## job 7925
==> flow/design.v (excerpt) <==
module comm_top(
  input wire sys_clk,
  input wire sys_clk_rst,
  input wire rst,
  input wire bit_in, 
  output wire bit_out, 
  output wire [7:0] data_trans, 
  output wire [7:0] data_recev 
);
Size: about 1,000 cells after synthesis, about 150 flip-flops, about 21 I/O pins, ~8300 sq um of cells after synthesis.
clock: 2.66 ns
lec_check: 0
abc_area: 1
cap_margin: 20
core_aspect_ratio: 0.5
core_margin: 2
core_utilization: 72
cts_cluster_diameter: 400
cts_cluster_size: 98
place_density: 0.36
slew_margin: 20
run.sh (not shown) runs the stock make flow with config.mk's settings and CLKGATE_MAP_FILE=.
[flow] job 7925 | stages: complete | final checks: fail | reason: setup timing
Inputs modified between job 7925 and job 2769:
Settings: CORE_ASPECT_RATIO: 0.5 -> unset; PLACE_DENSITY: 0.36 -> unset; CTS_CLUSTER_SIZE: 98 -> unset; SETUP_SLACK_MARGIN: unset -> -0.2; ABC_AREA: 1 -> unset; CTS_CLUSTER_DIAMETER: 400 -> 202; the clock period (ns, I/O delays scaled along): 2.66 -> 3.07.
--- outcome ---
Job 2769 vs job 7925: relative area change from synthesis to final layout down in job 2769. Ran to the end and failed final checks on setup timing: job 2769. On minimum clock period: between job 2769 and job 7925, it ends up higher for job 7925. Looking at job 2769 and job 7925, the fraction of the mapped netlist area in adder cells is a wash. First-pass GRT wire length for job 2769 is lower than for job 7925. Row maximum number of pins on one net before global-route repair: job 2769 higher / job 7925 lower. Of job 2769 and job 7925, job 7925 shows the higher internal power component, with job 2769 below it.
Inputs modified between job 2769 and job 1767:
Settings: setting CTS_CLUSTER_SIZE to 91 for the first time; setting PLACE_DENSITY to 0.37 for the first time; setting ABC_AREA to 1 for the first time; changing SETUP_SLACK_MARGIN from -0.2 to -0.16; changing the clock period (ns, I/O delays scaled along) from 3.07 to 2.65.
Notes after the runs:
[job 1767] flow finished | final checks: failed | reasons: setup timing. As far as final sequential cell count goes, job 2769 and job 1767 are indistinguishable; the numbers are identical. Looking at wire length across both flows, job 1767 is the weaker of the two, with job 2769 ahead. In the reports for job 1767 and job 2769, the smaller net load switching power belongs to job 2769.
[inputs] job 6082 vs job 1767
Settings: SETUP_SLACK_MARGIN: -0.16 -> 0.77; CTS_CLUSTER_SIZE: 91 -> unset; the clock period (ns, I/O delays scaled along): 2.65 -> 3.07.
Findings:
From the logs: job 6082 reached the end of the flow and failed the layout checks with setup timing. Against job 1767, job 6082 comes in about 17% lower on clock-buffer cell count. Register-to-register path setup slack (higher): job 6082. Routed wire in job 6082 totals less than in job 1767. As far as area of the synthesized netlist per yosys stat is concerned, job 1767 and job 6082 perform about the same. Relative to job 1767, period utilization has decreased by 18 points in job 6082. In job 6082 the setup slack turned out 0.47 ns higher than in job 1767. | share of the core filled with cells in the final layout | job 6082 vs job 1767 | 1.0 points lower |. Re final design instance area without fill: job 6082 is about 1.2% down on job 1767. First-iteration DRC count: lower on job 1767.


Starting RTL as in the previous note.
Settings: LEC_CHECK=0, ABC_AREA=0, CAP_MARGIN=40, CELL_PAD_IN_SITES_DETAIL_PLACEMENT=1, CELL_PAD_IN_SITES_GLOBAL_PLACEMENT=3, CORE_ASPECT_RATIO=1.23, CORE_MARGIN=2, CORE_UTILIZATION=21, CTS_CLUSTER_DIAMETER=144, GPL_ROUTABILITY_DRIVEN=1, GPL_TIMING_DRIVEN=1, MAX_ROUTING_LAYER=met4, PLACE_DENSITY_LB_ADDON=0.12, SETUP_SLACK_MARGIN=-0.01, SLEW_MARGIN=40, TNS_END_PERCENT=85; clock period 6.48 ns.
The first run finished clean.
Then changed:
Settings changed: ABC_AREA 0 to unset, CAP_MARGIN 40 to 20, CELL_PAD_IN_SITES_DETAIL_PLACEMENT 1 to unset, CELL_PAD_IN_SITES_GLOBAL_PLACEMENT 3 to unset, CORE_ASPECT_RATIO 1.23 to unset, CORE_UTILIZATION 21 to 44, CTS_CLUSTER_DIAMETER 144 to unset, GPL_ROUTABILITY_DRIVEN 1 to unset, GPL_TIMING_DRIVEN 1 to unset, MAX_ROUTING_LAYER met4 to unset, PLACE_DENSITY_LB_ADDON 0.12 to unset, SETUP_SLACK_MARGIN -0.01 to unset, SLEW_MARGIN 40 to 25, TNS_END_PERCENT 85 to unset.
Clock period 6.48 ns to 3.75 ns, I/O delays scaled along.
Routed wire length is lower by a quarter to a third.
Combinational power went up by well over a third.
Synthesized area stays the same.
Cell area shrinks by a few percent.
First-iteration DRC count rose by well over a third.
Clock-buffer cell count is lower by 1.
Total power goes up by well over a third.
Utilization grows by 26 points.
Synthesized cell count stays the same.
Non-clock buffer count grows by 15.
Worst setup slack is worse by 2.1 ns.
Then changed:
Settings changed: ABC_AREA set to 0, CAP_MARGIN 20 to 0, CELL_PAD_IN_SITES_GLOBAL_PLACEMENT set to 0, CORE_UTILIZATION 44 to 43, CTS_CLUSTER_SIZE set to 82, GPL_TIMING_DRIVEN set to 0, HOLD_SLACK_MARGIN set to 0.11, MIN_ROUTING_LAYER set to met2, SETUP_SLACK_MARGIN set to -0.36, SLEW_MARGIN 25 to 30, TNS_END_PERCENT set to 60.
What happened:
- The new run ran to the end with violations: setup timing
- final cell count went up by a few percent
- total power went up by a few percent
- sequential share of layout area went down by 0.80 points
- setup slack degrades by 0.29 ns
- design area went up slightly
Then changed:
Settings changed: ABC_AREA 0 to unset, CAP_MARGIN 0 to 20, CELL_PAD_IN_SITES_GLOBAL_PLACEMENT 0 to unset, CORE_UTILIZATION 43 to 70, CTS_CLUSTER_SIZE 82 to 37, GPL_TIMING_DRIVEN 0 to unset, HOLD_SLACK_MARGIN 0.11 to unset, MIN_ROUTING_LAYER met2 to unset, SETUP_SLACK_MARGIN -0.36 to unset, SLEW_MARGIN 30 to 20, TNS_END_PERCENT 60 to unset.
Clock period 3.75 ns to 3.06 ns, I/O delays scaled along.
The new run finished with setup timing left.
Flip-flop count does not change.
Area after synthesis stays the same.
Non-clock buffer count rises by 13.
Hold slack gains 0.0058 ns.
Via count shrinks by 24%.
Cell count falls by 6.6%.
Core utilization rises by 33 points.
Worst setup slack degrades by 0.21 ns.
Synthesized cell count does not change.
No activity file was given, so power comes from the tool's default toggle rates.
